run 1:
// cordic
module cordic # (
    DATA_WIDTH = 12
)
(
    input clock,
    input reset,    
    output signed [DATA_WIDTH:0] sine,
    output signed [DATA_WIDTH:0] cosine
);
Size: roughly 28 I/O pins, ~39000 um^2 of cells after synthesis.
Settings: LEC_CHECK=0, CAP_MARGIN=20, CORE_MARGIN=2, CORE_UTILIZATION=70, CTS_CLUSTER_DIAMETER=383, CTS_CLUSTER_SIZE=21, HOLD_SLACK_MARGIN=0.3, PLACE_DENSITY=0.6, SETUP_SLACK_MARGIN=0.39, SLEW_MARGIN=20; clock period 2.78 ns.
run.sh (not shown) runs the stock make flow with config.mk's settings and CLKGATE_MAP_FILE=.
Although run 1 finished all stages, its layout failed final checks on negative setup slack.
#### Input delta (run 2 over run 1)
--- a/flow/config.mk
+++ b/flow/config.mk
@@ -10,4 +10 @@
-export CORE_UTILIZATION = 70
-export CTS_CLUSTER_DIAMETER = 383
-export CTS_CLUSTER_SIZE = 21
-export HOLD_SLACK_MARGIN = 0.3
+export CORE_UTILIZATION = 43
@@ -15 +11,0 @@
-export SETUP_SLACK_MARGIN = 0.39
==> flow/constraint.sdc <==
create_clock -name core_clock -period 3.41 [get_ports {clock}]
set_input_delay 0.6820 -clock core_clock [delete_from_list [all_inputs] [get_ports {clock}]]
set_output_delay 0.6820 -clock core_clock [all_outputs]
set_load 0.01 [all_outputs]
Going from run 1 to run 2, fmax down 7.8%, final core utilization moved down, number of instances in the placed design has increased. For run 2, the launching element of the worst setup path was cordic_chain_dut.genblk1[10].rotator_dut.X[12], unlike run 1, where it was cordic_chain_dut.genblk1[6].rotator_dut.X[7]. Run 2 reached the end of the flow, and the finished layout is clean on the timing, design-rule and antenna checks. Sort run 1 and run 2 by worst hold slack desc -> top: run 1. Buffers inserted during post-CTS setup optimization down 118 in run 2 wrt run 1. The total wirelength of the detailed-routed design number comes out higher for run 1 vs run 2. Changes observed in run 2 relative to run 1: clock edge transition at the registers on the reported setup and hold paths fell by 0.03 ns; sequential share of layout area picked up an extra 1.6 points.
The following lists how run 3 was set up differently from run 2:
--- a/flow/config.mk
+++ b/flow/config.mk
@@ -10,2 +10,3 @@
-export CORE_UTILIZATION = 43
-export PLACE_DENSITY = 0.6
+export CORE_UTILIZATION = 40
+export GPL_TIMING_DRIVEN = 0
+export MIN_ROUTING_LAYER = met2
==> flow/constraint.sdc <==
create_clock -name core_clock -period 5.0 [get_ports {clock}]
set_input_delay 1.0000 -clock core_clock [delete_from_list [all_inputs] [get_ports {clock}]]
set_output_delay 1.0000 -clock core_clock [all_outputs]
set_load 0.01 [all_outputs]
### Flow results
Non-clock buffer count in run 3 is 27 higher than in run 2
Taking run 3 as 1.0, run 2 lands at 0.922 on number of tap cells inserted.
Min area of the die across run 2 and run 3: run 2
In the reports for run 2 and run 3, the larger setup slack belongs to run 3.
Final instance area: run 2 vs run 3 — no meaningful difference
The inputs of run 4 differ from those of run 3 as listed below.
--- a/flow/config.mk
+++ b/flow/config.mk
@@ -10,3 +10,2 @@
-export CORE_UTILIZATION = 40
-export GPL_TIMING_DRIVEN = 0
-export MIN_ROUTING_LAYER = met2
+export CORE_UTILIZATION = 58
+export SETUP_SLACK_MARGIN = 0.76
==> flow/constraint.sdc <==
create_clock -name core_clock -period 4.15 [get_ports {clock}]
set_input_delay 0.8300 -clock core_clock [delete_from_list [all_inputs] [get_ports {clock}]]
set_output_delay 0.8300 -clock core_clock [all_outputs]
set_load 0.01 [all_outputs]
Run 4 vs. run 3: port buffer count went up by 1; met1 capacity usage during global routing went up by 28 points; final critical-path setup slack went up by 0.31 ns; cell count went down by 452.

========
== build 44 ==
cordic again, from the RTL that the note above started with.
Settings: LEC_CHECK=0, ABC_AREA=1, CAP_MARGIN=15, CELL_PAD_IN_SITES_DETAIL_PLACEMENT=2, CELL_PAD_IN_SITES_GLOBAL_PLACEMENT=1, CORE_ASPECT_RATIO=1.71, CORE_MARGIN=9, CORE_UTILIZATION=61, CTS_CLUSTER_DIAMETER=139, GPL_ROUTABILITY_DRIVEN=1, GPL_TIMING_DRIVEN=1, HOLD_SLACK_MARGIN=-0.07, MAX_ROUTING_LAYER=met4, MIN_ROUTING_LAYER=met1, PLACE_DENSITY_LB_ADDON=0.02, SETUP_SLACK_MARGIN=0.32, SLEW_MARGIN=20; clock period 4.31 ns.
What ended build 44 was a tool error in detailed placement (3_5_place_dp); the run never finished.
> inputs changed (build 44 -> build 52)
- CORE_UTILIZATION now 70, was 61
- PLACE_DENSITY_LB_ADDON no longer set, was 0.02
- CTS_CLUSTER_DIAMETER no longer set, was 139
- CORE_MARGIN now 2, was 9
- CELL_PAD_IN_SITES_DETAIL_PLACEMENT no longer set, was 2
- ABC_AREA now 0, was 1
- SETUP_SLACK_MARGIN now 0.76, was 0.32
- CORE_ASPECT_RATIO no longer set, was 1.71
- CELL_PAD_IN_SITES_GLOBAL_PLACEMENT now 0, was 1
- the clock period (ns, I/O delays scaled along) now 2.55, was 4.31
Findings:
- The flow ran to completion for all of build 44 and build 52 but build 44, which stopped partway.
- Build 52: flow complete, layout not clean; failing: capacitance limit, slew limit, setup timing
- Build 44 got as far as detailed placement (3_5_place_dp), where a tool error ended the run.
- The post-synthesis compound-gate area fraction number comes out lower for build 44 vs build 52.
- Weighted congestion reported at the end of routability-driven placement ended up about 1.6% higher on build 52 than on build 44.
- Summary — part of the Yosys area used for sequential elements, build 52 relative to build 44: higher, by 0.60 points.
- Delta (build 52 minus build 44): overall die width shows an increase of 13%; number of rows created at floorplan fell about 30%; die area lost about 23%.
- Comparing build 52 against build 44, there is no change at all in top-level port count.
- Taking build 44 as the reference, in build 52 xor/xnor cell area share of the yosys netlist increased by 0.27 points relative to the old numbers; synthesized cell count now smaller.
- NOTE: number of standard cells reported by yosys in build 52 falls short of that of build 44
The following lists how build 25 was set up differently from build 52:
- swapping 15 for 20 in CAP_MARGIN
- clearing ABC_AREA, which used to be 0
- clearing MIN_ROUTING_LAYER, which used to be met1
- clearing HOLD_SLACK_MARGIN, which used to be -0.07
- clearing CELL_PAD_IN_SITES_GLOBAL_PLACEMENT, which used to be 0
- swapping 70 for 65 in CORE_UTILIZATION
- clearing GPL_TIMING_DRIVEN, which used to be 1
- clearing SETUP_SLACK_MARGIN, which used to be 0.76
- clearing MAX_ROUTING_LAYER, which used to be met4
- clearing GPL_ROUTABILITY_DRIVEN, which used to be 1
- swapping 2.55 for 3.38 in the clock period (ns, I/O delays scaled along)
## What came out
- Looking at the reports, build 25 completed the entire flow and the layout it produced met the timing, design-rule and antenna checks.
- Build 52 and build 25 ended up with nearly the same CTS clock-pin slew for the worst setup and hold paths.
- The via count of build 25 was superior to that of build 52.
### build 25 -> build 36
- setting ABC_AREA to 1 for the first time
- setting CTS_CLUSTER_DIAMETER to 285 for the first time
- changing CORE_UTILIZATION from 65 to 72
- changing the clock period (ns, I/O delays scaled along) from 3.38 to 2.33
Findings:
- Build 36 completed end to end; final checks failed (setup timing).
- Looking at synthesized instance count, build 36 sits 16% higher than build 25 does.
- First-pass GRT wire length (build 36 over build 25): increase, 11%
- Comparing build 36 and build 25, the higher quantity of gates resized following cts is on build 36.
- On cell area, build 36 does worse than build 25.
- [build 36] non-clock inverter count in the final layout rose about 120% relative to build 25
- Of build 36 and build 25, the run reporting the lower core utilization was build 25.
- Number of ordinary and repair buffers in the finished layout went up by more than 100% going from build 25 to build 36.
Modified inputs, build 12 compared to build 36
- ABC_AREA removed (was 1)
- CTS_CLUSTER_DIAMETER changed from 285 to 372
- PLACE_DENSITY newly set to 0.6
- CTS_CLUSTER_SIZE newly set to 21
- the clock period (ns, I/O delays scaled along) changed from 2.33 to 2.35
### Flow results
Compared to build 36, the routing of build 12 uses more wire.
On build 12: time the worst path needs with I/O delays and setup is 0.55 ns higher than what build 36 gave.
Build 12 reports a lower largest driver fanout on the critical path than build 36 does.
The lower iteration tally of the first detailed-router pass of build 36 and build 12 is in build 36.
[flow] build 12 | stages: complete | final checks: fail | reason: setup timing
Diff build 36 -> build 12: global-route usage grew by 3.0 points; count of clock buffers in the final design shrank by 61%; number of core rows held steady; total core area shrank by about 1%.

========
== run A ==
Starting RTL as in the previous note.
==> flow/config.mk <==
export PLATFORM = sky130hd
export DESIGN_NAME = cordic
export DESIGN_NICKNAME = cordic
export VERILOG_FILES = /design/flow/design.v
export SDC_FILE = /design/flow/constraint.sdc
export NUM_CORES = 4
export LEC_CHECK = 0
export ABC_AREA = 0
export CAP_MARGIN = 15
export CELL_PAD_IN_SITES_GLOBAL_PLACEMENT = 0
export CORE_ASPECT_RATIO = 1.15
export CORE_MARGIN = 2
export CORE_UTILIZATION = 70
export CTS_CLUSTER_SIZE = 37
export GPL_ROUTABILITY_DRIVEN = 1
export GPL_TIMING_DRIVEN = 1
export HOLD_SLACK_MARGIN = -0.07
export MAX_ROUTING_LAYER = met4
export MIN_ROUTING_LAYER = met1
export SETUP_SLACK_MARGIN = 0.32
export SLEW_MARGIN = 20
==> flow/constraint.sdc <==
create_clock -name core_clock -period 2.55 [get_ports {clock}]
set_input_delay 0.5100 -clock core_clock [delete_from_list [all_inputs] [get_ports {clock}]]
set_output_delay 0.5100 -clock core_clock [all_outputs]
set_load 0.01 [all_outputs]
No final results exist for run A, since it was stopped by error ODB-0269 during global routing (5_1_grt).
## Diff of input files: run B against run A
Settings: clearing ABC_AREA, which used to be 0; clearing CORE_ASPECT_RATIO, which used to be 1.15; clearing CELL_PAD_IN_SITES_GLOBAL_PLACEMENT, which used to be 0; clearing GPL_TIMING_DRIVEN, which used to be 1; swapping 15 for 20 in CAP_MARGIN; swapping 70 for 66 in CORE_UTILIZATION; clearing SETUP_SLACK_MARGIN, which used to be 0.32; clearing MIN_ROUTING_LAYER, which used to be met1; clearing HOLD_SLACK_MARGIN, which used to be -0.07; clearing GPL_ROUTABILITY_DRIVEN, which used to be 1; clearing MAX_ROUTING_LAYER, which used to be met4; clearing CTS_CLUSTER_SIZE, which used to be 37; swapping 2.55 for 4.15 in the clock period (ns, I/O delays scaled along).
### Flow results
- Run B reached the end of the flow, and the finished layout is clean on the timing, design-rule and antenna checks.
- Compared with run A, in run B number of cell rows shrank by 3.3%, count of placed standard cells including taps shrank by 117, die extent in x grew by 10%, instance area at placement shrank by 5.0%.
- Going from run A to run B, the global placer's final weighted congestion was found to have gone down by 0.023.
- Sort run A and run B by height of the die, descending, and run A comes first.
- When the final numbers for run A and run B were put side by side, the chip footprint turned out to be smaller in run A.
- From run A to run B the numbers moved as follows: buffer count from post-CTS setup fixing moved down; netlist area before placement level; cell resize tally after clock tree synthesis moved down.
- Re synthesized cell count: no difference whatsoever between run A and run B.
Relative to run B, the following input files were edited for run C:
Settings: an added SETUP_SLACK_MARGIN of -0.17; a change of CORE_UTILIZATION from 66 to 72; a change of the clock period (ns, I/O delays scaled along) from 4.15 to 2.44.
Findings:
[run C] flow finished | final checks: failed | reasons: setup timing. Clock latency at the later pin of the worst-skew pair sits lower in run C than in run B. Diff run B..run C | combinational gate count | unchanged. Run C vs. run B: number of nets at the end of the flow increased 465, relative area change from synthesis to final layout increased 11 points, fraction of met1 tracks used by global routing increased 5.1 points. Side by side, global router's overall resource usage turned out higher in run C than in run B.
Setup changes, run C to run D
Settings: SETUP_SLACK_MARGIN removed (was -0.17); the clock period (ns, I/O delays scaled along) changed from 2.44 to 2.6.
==> comparison <==
In run D the implementation ran to completion but is not tape-out ready, as the final checks report setup timing. Run C reports its worst setup path endpoint as cordic_chain_dut.genblk1[9].rotator_dut.X[12] while run D reports cordic_chain_dut.genblk1[9].rotator_dut.Y[10]. Run C → run D: area growth from synthesis to layout lost 2.9 points; global-route usage saw a decrease. Compared with run C, first-iteration DRC count in run D decreased by more than 10%. Wire length on met2, run D and run C: higher on run C.
What run E does differently from run D at the input level:
Settings: swapping 72 for 12 in CORE_UTILIZATION; putting PLACE_DENSITY at 0.6 where nothing was set; swapping 2.6 for 7.84 in the clock period (ns, I/O delays scaled along).
Findings:
- Looking at number of buffers inserted by post-CTS setup repair across run E and run D, the one that comes out lower is run E.
- Taking run D as the reference, in run E total wirelength of the detailed-routed design -about 13%, core utilization now sits lower.
- Delay of the slowest critical-path stage: run E higher than run D
- Looking at highest-delay cell along the critical path, the sky130_fd_sc_hd__a2111o_1 result is from run D; the sky130_fd_sc_hd__a2111oi_0 one comes from run E.
- Fmax deteriorates in run E relative to run D.
- Compared with run D, in run E met2 wire length now sits lower, critical path depth lower, time the final worst path needs with I/O delays and setup now sits higher.
- Run E finished end to end and its layout was clean on timing, DRC and antenna.
- Final count of negative-setup-slack endpoints sits lower in run E than in run D.
